==> inputs of 06-27 <==
==> flow/design.v <==
`timescale 1ns/1ns
module MIPS(input clk, rst,
	output [31:0] imem_addr, input [31:0] imem_data,
	output [31:0] dmem_addr, output [31:0] dmem_wdata, output dmem_we, input [31:0] dmem_rdata);
	wire Is_SV, MemtoReg, Reg_Write, Mem_Read, Mem_Write ,  Branch, ALUsrc, ld;
	wire [1:0] regDst, writeDst, Jump;
	wire [2:0] ALUOp;
	wire [3:0] ALUOperation;
	wire [5:0] func, opcode;
	Data_path DP(clk , rst  , MemtoReg , Reg_Write , Mem_Read, Mem_Write , Branch , ALUsrc ,  ld , regDst ,   writeDst , Jump , ALUOperation, func, opcode,
		imem_addr, imem_data, dmem_addr, dmem_wdata, dmem_we, dmem_rdata);
	controller CU(opcode , MemtoReg , Reg_Write , Mem_Read ,Mem_Write ,  Branch , ALUsrc , ld , regDst ,  writeDst , Jump , ALUOp);
	ALU_control ALU_CU(func , ALUOp , ALUOperation);
endmodule
`timescale 1ns/1ns
module Data_path (input clk , reset , MemtoReg , Reg_Write , Mem_Read, Mem_Write  , Branch , ALUsrc ,  ld ,input [1:0] regDst ,   writeDst , Jump , input[3:0] ALUOperation, output [5:0]func, opcode,
  output [31:0] imem_addr, input [31:0] imem_data, output [31:0] dmem_addr, output [31:0] dmem_wdata, output dmem_we, input [31:0] dmem_rdata);
  wire [31:0] adrToPC, PC_out, PC_inc_out, Extend_data, instruction, WritetoReg_data,
  high_out, low_out, write_data, Read_data1, Read_data2, Operand_data2, branch_data
  , Mem_read_value , shifted_ext , adr_inc_out , concated;
  wire [63:0] ALU_result;
  wire Zero;
  wire [4:0] write_reg;
  wire [27:0] shifted_inst;
  PC CUT_PC(clk , reset, adrToPC , PC_out);
  PC_inc CUT_PCinc(PC_out, PC_inc_out);
  Sign_extend CUT_SE(instruction[15:0] , Extend_data);
  assign imem_addr = PC_out;
  assign instruction = imem_data;
  Mux4to1_32bit CUT_mux4_32( WritetoReg_data , PC_inc_out, high_out , low_out , writeDst , write_data);
  Mux3to1_5bit CUT_mux3_5( instruction[20:16] , instruction[15:11], 5'b11111, regDst , write_reg);
  Register_file CUT_RF(clk , reset ,  instruction[25:21] , instruction[20:16] , write_reg , write_data , Reg_Write , Read_data1 ,Read_data2);
  Mux2to1_32bit CUT_mux2_32( Read_data2 ,Extend_data , ALUsrc , Operand_data2);
  Shl2_32 CUT_shl2(Extend_data , shifted_ext);
  address_inc CUT_inc_adr( PC_inc_out, shifted_ext , adr_inc_out);
  assign can_branch = Zero & Branch;
  Mux2to1_32bit CUT3_mux2_32( PC_inc_out , adr_inc_out ,can_branch , branch_data);
  Shl2_26 CUT2_shl2( instruction[25:0] , shifted_inst);
  assign concated = {PC_inc_out[31:28], shifted_inst};
  Mux3to1_32bit CUT2_mux3_32( branch_data , concated, Read_data1 , Jump, adrToPC);
  ALU_32bit CUT_ALU(Read_data1, Operand_data2 , ALUOperation , ALU_result, Zero);
  REG32 High(reset, clk, ld, ALU_result[63:32], high_out);
  REG32 Low(reset, clk, ld, ALU_result[31:0], low_out);
  assign dmem_addr = ALU_result[31:0];
  assign dmem_wdata = Read_data2;
  assign dmem_we = Mem_Write;
  assign Mem_read_value = dmem_rdata;
  Mux2to1_32bit CUT2_mux2_32( ALU_result[31:0] , Mem_read_value ,MemtoReg , WritetoReg_data);
  assign func = instruction[5:0];
  assign opcode = instruction[31:26];
 endmodule
module controller (input [5:0] opcode , output reg MemtoReg , Reg_Write , Mem_Read , Mem_Write ,  Branch , ALUsrc , ld ,output reg [1:0] regDst ,  writeDst , Jump , output reg  [2:0] ALUOp);
	parameter [5:0] R_TYPE = 6'b000000;
	parameter [5:0] ADD_IMEDIATE = 6'b000001;  
	parameter [5:0] SLT_IMEDIATE = 6'b000010;  
	parameter [5:0] LOAD_WORD = 6'b000011;  
	parameter [5:0] SAVE_WORD = 6'b000100;  
	parameter [5:0] BRANCH_EQUAL = 6'b000101;  
	parameter [5:0] JUMP = 6'b000110;  
	parameter [5:0] JUMP_REG = 6'b000111;  
	parameter [5:0] JUMP_AND_LINK = 6'b001000;  
	always @ (*)
	begin 
		{MemtoReg , Reg_Write , Mem_Read , Branch , ALUsrc , ld, regDst , writeDst , Mem_Write ,  Jump , ALUOp} = 16'b0;
		Mem_Write = 1'b0;
		case (opcode)
		R_TYPE: begin  
			{regDst, Reg_Write, ALUsrc, MemtoReg, writeDst, Jump} = 9'b011000000;
			ALUOp = 3'b101;
		end
		ADD_IMEDIATE: begin  
			{regDst, Reg_Write, ALUsrc, MemtoReg, writeDst, Jump} = 9'b001100000;
			ALUOp = 3'b000;
		end
		SLT_IMEDIATE: begin  
			{regDst, Reg_Write, ALUsrc, MemtoReg, writeDst, Jump} = 9'b001100000;
			ALUOp = 3'b011;
		end	
		LOAD_WORD: begin  
			{regDst, MemtoReg, Reg_Write, Mem_Read, ALUsrc, writeDst, Jump} = 10'b0011110000;
			ALUOp = 3'b000;
			end	
		SAVE_WORD:begin  
			{ALUsrc, Mem_Write ,Jump} = 4'b1100;
			ALUOp = 3'b000;
			end
		BRANCH_EQUAL:begin  
			{Branch, Jump} = 3'b100;
			ALUOp = 3'b001;
		end
		JUMP:begin  
			{Jump} = 2'b01;
			end	
		JUMP_AND_LINK:begin  
			{Reg_Write, regDst, writeDst, Jump} = 7'b1100101;
			end
		JUMP_REG:begin  
			{Jump} = 2'b10;
			end		
		endcase
	end
endmodule 
module ALU_control(input [5:0] func , input [2:0] ALUop , output reg [3:0] ALUoperation);  
always @ (*)
	begin 
	  ALUoperation = 4'b0000;
	  case(ALUop)
	    0: ALUoperation = 4'b0000;  
	    1: ALUoperation = 4'b0111;  
	    2: ALUoperation = 4'b1000;  
	    3: ALUoperation = 4'b0110;  
	    4: ALUoperation = 4'b0010;  
	    5: case(func)
	         0: ALUoperation = 4'b0000;  
	         1: ALUoperation = 4'b0001;  
	         2: ALUoperation = 4'b0011;  
	         3: ALUoperation = 4'b0100;  
	         4: ALUoperation = 4'b0101;  
	         5: ALUoperation = 4'b0110;  
	         default: ALUoperation = 4'b0000;
	         endcase
	    default: ALUoperation = 4'b0000;
	     endcase
  end
endmodule
module ALU_32bit( input [31:0] In1 ,In2 , input [3:0] ALU_Sel ,output [63:0] Out, output Zero);
  reg [63:0] ALU_Result;
  reg temp_zero;
  always @(*)
  begin
      ALU_Result = 64'b0;
      temp_zero = 1'b0;
      case(ALU_Sel)
      4'b0000:  
       ALU_Result = In1 + In2; 
      4'b0001:  
       ALU_Result = In1 - In2;
      4'b0011:  
       ALU_Result = In1 & In2;
      4'b0100:  
       ALU_Result = In1 | In2;
      4'b0101:  
       ALU_Result = In1 ^ In2;
      4'b0110:  
       ALU_Result = ( In1 < In2 ) ? 32'd1 : 32'd0;
      4'b0111:  
       temp_zero = ( In1 == In2 ) ? 1'd1 : 1'd0  ;
      4'b1000:  
       temp_zero =  ( In1 == In2 ) ? 1'd0 : 1'd1;
        default: ALU_Result = 64'b0 ; 
      endcase
  end
  assign Out = ALU_Result;
  assign Zero = temp_zero;
endmodule
`timescale 1ns/1ns
module Register_file ( input clk, reset , input [4:0] Read_reg1 , Read_reg2 , write_reg ,  input [31:0] write_data , input reg_write ,output [31:0] Read_data1 ,Read_data2 );
	reg [31:0] Reg_data [0:31];
 	wire [31:0] test;
	assign test = Reg_data[9];
	integer i;
	assign Read_data1 = Reg_data[Read_reg1];
	assign Read_data2 = Reg_data[Read_reg2];
	always @ (posedge clk)
	begin 
		if ( reset )
			begin
				for ( i=0 ; i < 32 ; i = i+1)
					Reg_data [i] <= 0;
			end
		else 
			begin 
				if ( reg_write )
					if ( write_reg != 5'b0 )
						Reg_data[write_reg] <= write_data;
					else
					  Reg_data[write_reg] <= Reg_data[write_reg];
			end
	end
endmodule
`timescale 1ns/1ns
module REG32(input rst, clk, ld, input [31:0]data, output reg [31:0]out);
  always @(posedge clk) begin
      if(rst) out<=32'b0;
      else if(ld==1) out<=data;
      else out<=out;
  end
endmodule
`timescale 1ns/1ns
module PC(input clk , reset,  input [31:0] PC , 	output reg [31:0] PC_out);
	always @(posedge clk) begin
		if (reset)
			PC_out <=32'b0;
		else 
			PC_out <= PC;
	end
endmodule
module PC_inc ( input [31:0] PC , output [31:0] PC_inc_out);
	assign PC_inc_out = PC + 4;
endmodule
module address_inc( input [31:0] In1 , In2 , output [31:0] adr_inc_out);
	assign adr_inc_out = In1 + In2;
endmodule	
module Mux2to1_32bit( input [31:0] In1 , In2 ,input Sel , output [31:0]Out);
	assign Out = (Sel == 1'b0) ? In1 : 
	             (Sel == 1'b1) ? In2 : 32'bx;
endmodule
module Mux3to1_5bit( input [4:0] In1 , In2, In3 , input [1:0]Sel , output [4:0]Out);
	assign Out = (Sel == 2'b00) ? In1 : 
	             (Sel == 2'b01) ? In2 : 
	             (Sel == 2'b10) ? In3 : 5'bx;
endmodule
module Mux3to1_32bit( input [31:0] In1 , In2, In3 , input [1:0]Sel , output [31:0]Out);
	assign Out = (Sel == 2'b00) ? In1 : 
	             (Sel == 2'b01) ? In2 : 
	             (Sel == 2'b10) ? In3 : 32'bx;
endmodule
module Mux4to1_32bit( input [31:0] In1 , In2, In3 , In4 , input [1:0]Sel , output [31:0]Out);
	assign Out = (Sel == 2'b00) ? In1 : 
	             (Sel == 2'b01) ? In2 : 
	             (Sel == 2'b10) ? In3 : 
	             (Sel == 2'b11) ? In4 : 32'bx;
endmodule
module Sign_extend ( input [15:0] In , output reg [31:0] Out);
	integer i;
	always @ (*)
	begin 
		for ( i=16 ; i<32 ; i = i+1 )
		begin 
			Out [i] = In[15];
			Out [i-16] = In[i-16];
		end
	end
endmodule
module Shl2_32(input [31:0] In , 	output [31:0] Out);
    assign Out = {In[29:0], 2'b00};
endmodule
module Shl2_26(input [25:0] In , 	output [27:0] Out);
    assign Out = {In, 2'b00};
endmodule
==> flow/run.sh <==
#!/bin/bash
# the make line also repeats each setting of config.mk as NAME=value (left out here)
make -C /OpenROAD-flow-scripts/flow DESIGN_CONFIG=/design/flow/config.mk WORK_HOME=/design/flow/orfs CLKGATE_MAP_FILE= finish
==> flow/config.mk <==
export PLATFORM = sky130hd
export DESIGN_NAME = MIPS
export DESIGN_NICKNAME = MIPS
export VERILOG_FILES = /design/flow/design.v
export SDC_FILE = /design/flow/constraint.sdc
export NUM_CORES = 4
export LEC_CHECK = 0
export CAP_MARGIN = 20
export CORE_ASPECT_RATIO = 0.71
export CORE_MARGIN = 2
export CORE_UTILIZATION = 60
export CTS_CLUSTER_SIZE = 52
export GPL_TIMING_DRIVEN = 1
export MIN_ROUTING_LAYER = met1
export PLACE_DENSITY_LB_ADDON = 0.01
export SETUP_SLACK_MARGIN = 1.62
export SLEW_MARGIN = 20
export TNS_END_PERCENT = 90
==> flow/constraint.sdc <==
create_clock -name core_clock -period 5.75 [get_ports {clk}]
set_input_delay 1.1500 -clock core_clock [delete_from_list [all_inputs] [get_ports {clk}]]
set_output_delay 1.1500 -clock core_clock [all_outputs]
set_load 0.01 [all_outputs]
==> 01-05 (differences from 06-27) <==
Settings changed: CORE_ASPECT_RATIO 0.71 to unset, CORE_UTILIZATION 60 to 66, CTS_CLUSTER_SIZE 52 to 42, GPL_TIMING_DRIVEN 1 to unset, MAX_ROUTING_LAYER set to met4, MIN_ROUTING_LAYER met1 to unset, PLACE_DENSITY_LB_ADDON 0.01 to unset, SETUP_SLACK_MARGIN 1.62 to unset, TNS_END_PERCENT 90 to unset.
==> 08-02 (differences from 06-27) <==
Settings changed: CORE_ASPECT_RATIO 0.71 to unset, CORE_UTILIZATION 60 to 72, CTS_CLUSTER_SIZE 52 to 40, HOLD_SLACK_MARGIN set to 0.3, PLACE_DENSITY set to 0.35, PLACE_DENSITY_LB_ADDON 0.01 to unset, SETUP_SLACK_MARGIN 1.62 to 3.29.
==> flow/constraint.sdc (replaced) <==
create_clock -name core_clock -period 11.9 [get_ports {clk}]
set_input_delay 2.3800 -clock core_clock [delete_from_list [all_inputs] [get_ports {clk}]]
set_output_delay 2.3800 -clock core_clock [all_outputs]
set_load 0.01 [all_outputs]
==> notes <==
06-27 finished with setup timing left. 01-05 did not get past 5_1_grt. 08-02 never finished: it broke off in 5_1_grt with GRT-0232. In 08-02 the die size is smaller than in 06-27, by 17%. Synthesized cell count is the same in 01-05 and 06-27. In area after synthesis, 01-05 and 08-02 do not differ.
